the reference run:
## cordic_sin_cos
module cordic_sin_cos
(
    input clk,
    input reset_n,
    input i_call,
    input [31:0] i_data,
    output o_done,
    output [31:0] o_cos,
    output [31:0] o_sin
);
Size: roughly 3900 cells after synthesis, about 170 flip-flops, about 28000 sq um of cells after synthesis.
clock: 15.7 ns
lec_check: 0
cap_margin: 20
core_margin: 2
core_utilization: 72
cts_cluster_size: 49
hold_slack_margin: -0.09
max_routing_layer: met4
place_density: 0.73
setup_slack_margin: -1.16
slew_margin: 20
run.sh (not shown) runs the stock make flow with config.mk's settings and CLKGATE_MAP_FILE=.
The reference run did not finish; the tool stopped in 5_1_grt with error GRT-0116.
Edits applied to the flow inputs when going from the reference run to the trial run:
Settings: PLACE_DENSITY no longer set, was 0.73; CTS_CLUSTER_SIZE no longer set, was 49; CORE_UTILIZATION now 40, was 72; MAX_ROUTING_LAYER no longer set, was met4; SETUP_SLACK_MARGIN no longer set, was -1.16; HOLD_SLACK_MARGIN no longer set, was -0.09; the clock period (ns, I/O delays scaled along) now 29.1, was 15.7.
==> comparison <==
Per the final summary, the trial run finished and its layout is clean on timing, DRC and antenna. Lower post-place setup slack goes to the reference run over the trial run. Area after detailed placement for the trial run is lower than for the reference run. The trial run reports a higher die outline area than the reference run does. The trial run ended up with a lower initial cell density of the core than the reference run did. Re synthesized area: no difference whatsoever between the reference run and the trial run. Placed cell count went down by a few percent going from the reference run to the trial run.

* * *

MS:
The RTL this note starts from:
==> flow/design.v <==
`timescale 1ns / 1ps
module cordic_sin_cos
(
    input clk,
    input reset_n,
    input i_call,
    input [31:0] i_data,
    output o_done,
    output [31:0] o_cos,
    output [31:0] o_sin
);
cordic_sin_cos_core u_sin_cos (
    .clk     ( clk ),
    .reset_n ( reset_n ),
    .i_call  ( i_call ),
    .i_data  ( i_data ),
    .o_done  ( o_done ),
    .o_cos   ( o_cos ),
    .o_sin   ( o_sin )
);
endmodule
module cordic_sin_cos_core(
    clk,
    reset_n,
    i_call,
    i_data,
    o_done,
    o_cos,
    o_sin
);
     input clk;
     input reset_n;
	 input i_call; 
	 input signed [31:0] i_data;
	 output o_done;
	 output signed [31:0] o_cos;
	 output signed [31:0] o_sin;	 
	 function [31:0] atan;
	    input [3:0] idx;
	    case( idx )
	       4'd0: atan = 32'd2949120;  4'd1: atan = 32'd1740992;  4'd2: atan = 32'd919872;  4'd3: atan = 32'd466944;
	       4'd4: atan = 32'd234368;   4'd5: atan = 32'd117312;   4'd6: atan = 32'd58688;   4'd7: atan = 32'd29312;
	       4'd8: atan = 32'd14656;    4'd9: atan = 32'd7360;     4'd10: atan = 32'd3648;   4'd11: atan = 32'd1856;
	       4'd12: atan = 32'd896;     4'd13: atan = 32'd448;     4'd14: atan = 32'd256;    default: atan = 32'd128;
	    endcase
	 endfunction
	 reg signed [31:0]x,y,tx,ty,deg,rcos,rsin;
	 reg [7:0]i,seg;
	 reg isdone,isnegcos,isnegsin,isswap;
	 always @ ( posedge clk or negedge reset_n )
	 if( !reset_n )
	 begin
	    { x,y,deg,rcos,rsin } <= { 32'd0,32'd0,32'd0,32'd0,32'd0};
		i <= 8'd0;
		{ isdone,isnegcos,isnegsin,isswap } <= { 1'b0,1'b0,1'b0,1'b0 };
	 end
	 else if( i_call )
	 case( i )       
  	    0:
		begin
		   seg = i_data / 90;
		   if( seg == 0 ) 
		   begin 
		   	  deg <= i_data; 
		   	  isnegcos <= 0; 
		   	  isnegsin <= 0; 
		   	  isswap <= 0; 
		   end
		   else if( seg == 1 ) 
		   begin 
		   	  deg <= i_data - 90; 
		   	  isnegcos <= 1; 
		   	  isnegsin <= 0; 
		   	  isswap <= 1; 
		   end
		   else if( seg == 2 ) 
		   begin 
		   	  deg <= i_data - 180; 
		   	  isnegcos <= 1; 
		   	  isnegsin <= 1; 
		   	  isswap <= 0; 
		   end
		   else if( seg == 3 ) 
		   begin 
		   	  deg <= i_data - 270; 
		   	  isnegcos <= 0; 
		   	  isnegsin <= 1; 
		   	  isswap <= 1;  
		   end 
		   i <= i + 1'b1;
	    end		 
		1:
		begin 
		   x <= 32'd39797; 
		   y <= 32'd0; 
		   deg <= deg << 16; 
		   i <= i + 1'b1; 
		end					 
		2,3,4,5,6,7,8,9,10,11,12,13,14,15,16,17:
		if( deg > 0 )
		begin
		   ty = y >>> i-2;
		   tx = x >>> i-2;
		   x <= x - ty;
		   y <= y + tx;
		   deg <= deg - atan(i-2);
		   i <= i + 1'b1;
		end
		else
		begin
		   ty = y >>> i-2;
		   tx = x >>> i-2;
		   x <= x + ty ;
		   y <= y - tx ;
		   deg <= deg + atan(i-2);
		   i <= i + 1'b1;
		end
		18:
		begin 
		   {rcos,rsin} <= isswap ? { y,x } : { x,y }; 
		   i <= i + 1'b1; 
		end			
		19:
		begin 
		   isdone <= 1'b1; 
		   i <= i + 1'b1; 
		end		
		20:
		begin 
		   isdone <= 1'b0; 
		   i <= 8'd0; 
		end		   
	 endcase
	 assign o_done = isdone;
	 assign o_cos = isnegcos ? -(rcos) : rcos;
	 assign o_sin = isnegsin ? -(rsin) : rsin;
endmodule
make LEC_CHECK=0 ABC_AREA=1 CAP_MARGIN=20 CELL_PAD_IN_SITES_DETAIL_PLACEMENT=0 CORE_MARGIN=2 CORE_UTILIZATION=72 CTS_CLUSTER_DIAMETER=238 CTS_CLUSTER_SIZE=88 GPL_TIMING_DRIVEN=1 HOLD_SLACK_MARGIN=0.03 MAX_ROUTING_LAYER=met4 PLACE_DENSITY=0.65 SETUP_SLACK_MARGIN=-1.21 SLEW_MARGIN=20 finish   # period 20.1 ns
Run status, MS: aborted in global routing (5_1_grt), error ODB-0269
Input-level comparison between AL and MS:
- CTS_CLUSTER_SIZE: 88 -> 14
- HOLD_SLACK_MARGIN: 0.03 -> 0.3
- PLACE_DENSITY_LB_ADDON: unset -> 0.11
- SETUP_SLACK_MARGIN: -1.21 -> 0.45
- MAX_ROUTING_LAYER: met4 -> unset
- PLACE_DENSITY: 0.65 -> unset
- CTS_CLUSTER_DIAMETER: 238 -> unset
- the clock period (ns, I/O delays scaled along): 20.1 -> 15.8
==> comparison <==
Any difference in number of cells in the design after placement between MS and AL is small enough to ignore.
Changes observed in AL relative to MS: register bit total from synthesis shows no meaningful change; cell area after placement shows an increase of about 1.6%; HPWL reported at the end of detailed placement shows an increase of 4.1%.
[compare] base=MS new=AL: weighted congestion at the end of routability-driven global placement fell about 5%, count of buffers added by post-CTS timing repair for setup now larger, clock tree buffer depth closely matched the old numbers.
Tally of buffers added on design ports came out exactly the same in AL and MS.
MS: aborted in global routing (5_1_grt) (tool error)
Seen in the log of AL: GRT-0116 during global routing (5_1_grt), after which the run never completed.

* * *

Starts from the design.v that is shown in full above.
==> flow/config.mk <==
export PLATFORM = sky130hd
export DESIGN_NAME = cordic_sin_cos
export DESIGN_NICKNAME = cordic_sin_cos
export VERILOG_FILES = /design/flow/design.v
export SDC_FILE = /design/flow/constraint.sdc
export NUM_CORES = 4
export LEC_CHECK = 0
export ABC_AREA = 1
export CAP_MARGIN = 5
export CELL_PAD_IN_SITES_DETAIL_PLACEMENT = 2
export CORE_ASPECT_RATIO = 0.68
export CORE_MARGIN = 9
export CORE_UTILIZATION = 51
export CTS_CLUSTER_SIZE = 88
export GPL_ROUTABILITY_DRIVEN = 0
export GPL_TIMING_DRIVEN = 1
export HOLD_SLACK_MARGIN = 0.03
export PLACE_DENSITY_LB_ADDON = 0.11
export SETUP_SLACK_MARGIN = -2.0
export SLEW_MARGIN = 20
export TNS_END_PERCENT = 45
==> flow/constraint.sdc <==
create_clock -name core_clock -period 44.2 [get_ports {clk}]
set_input_delay 8.8400 -clock core_clock [delete_from_list [all_inputs] [get_ports {clk}]]
set_output_delay 8.8400 -clock core_clock [all_outputs]
set_load 0.01 [all_outputs]
The starting point aborted during 3_5_place_dp, error DPL-0033.
Then changed:
- ABC_AREA: 1 -> not set
- CAP_MARGIN: 5 -> 20
- CELL_PAD_IN_SITES_DETAIL_PLACEMENT: 2 -> not set
- CORE_ASPECT_RATIO: 0.68 -> not set
- CORE_MARGIN: 9 -> 2
- CORE_UTILIZATION: 51 -> 36
- CTS_CLUSTER_SIZE: 88 -> not set
- GPL_ROUTABILITY_DRIVEN: 0 -> not set
- GPL_TIMING_DRIVEN: 1 -> not set
- HOLD_SLACK_MARGIN: 0.03 -> not set
- PLACE_DENSITY_LB_ADDON: 0.11 -> not set
- SETUP_SLACK_MARGIN: -2.0 -> not set
- TNS_END_PERCENT: 45 -> not set
- clock period: 44.2 -> 32.6 ns (I/O delays scaled with it)
The changed run went through all stages and came out clean.
Die size rose by about 25%.
Synthesized cell count shrinks by about 14%.
Area after synthesis shrinks by about 0.8%.

* * *

RTL: the design.v shown in full above, as it stands there.
Settings: LEC_CHECK=0, CAP_MARGIN=20, CORE_MARGIN=2, CORE_UTILIZATION=40, SLEW_MARGIN=20; clock period 30.0 ns.
The starting point completed without violations.
Edit:
- CELL_PAD_IN_SITES_DETAIL_PLACEMENT: unset -> 1
- CORE_ASPECT_RATIO: unset -> 1.34
- CORE_UTILIZATION: 40 -> 65
- CTS_CLUSTER_SIZE: unset -> 26
- GPL_ROUTABILITY_DRIVEN: unset -> 0
- HOLD_SLACK_MARGIN: unset -> 0.09
- MIN_ROUTING_LAYER: unset -> met2
- PLACE_DENSITY: unset -> 0.46
- SLEW_MARGIN: 20 -> 15
- TNS_END_PERCENT: unset -> 55
Effect: The changed run stopped in 4_1_cts, error DPL-0033; die size came out lower by well over a third; synthesized area is unchanged; synthesized cell count does not change.
Edit:
- ABC_AREA: unset -> 1
- CELL_PAD_IN_SITES_DETAIL_PLACEMENT: 1 -> unset
- CORE_ASPECT_RATIO: 1.34 -> unset
- CORE_UTILIZATION: 65 -> 58
- CTS_CLUSTER_DIAMETER: unset -> 381
- CTS_CLUSTER_SIZE: 26 -> unset
- GPL_ROUTABILITY_DRIVEN: 0 -> unset
- HOLD_SLACK_MARGIN: 0.09 -> unset
- MIN_ROUTING_LAYER: met2 -> unset
- PLACE_DENSITY: 0.46 -> unset
- SLEW_MARGIN: 15 -> 20
- TNS_END_PERCENT: 55 -> 5
- clock period: 30.0 -> 16.2 ns (I/O delays scaled with it)
=> With this change the flow completed and failed the layout checks on setup timing. Die area went up by 13%. Area after synthesis goes up by 0.84%. Synthesized cell count increases by 16%.
Edit:
- CORE_UTILIZATION: 58 -> 70
- CTS_CLUSTER_DIAMETER: 381 -> 375
- CTS_CLUSTER_SIZE: unset -> 100
- PLACE_DENSITY: unset -> 0.39
- TNS_END_PERCENT: 5 -> unset
- clock period: 16.2 -> 21.6 ns (I/O delays scaled with it)
Result:
- The changed run reached the layout checks and failed them: setup timing
- critical path depth went up by 2
- final area decreases slightly
- non-clock buffer count went down by 183
- utilization rises by 13 points
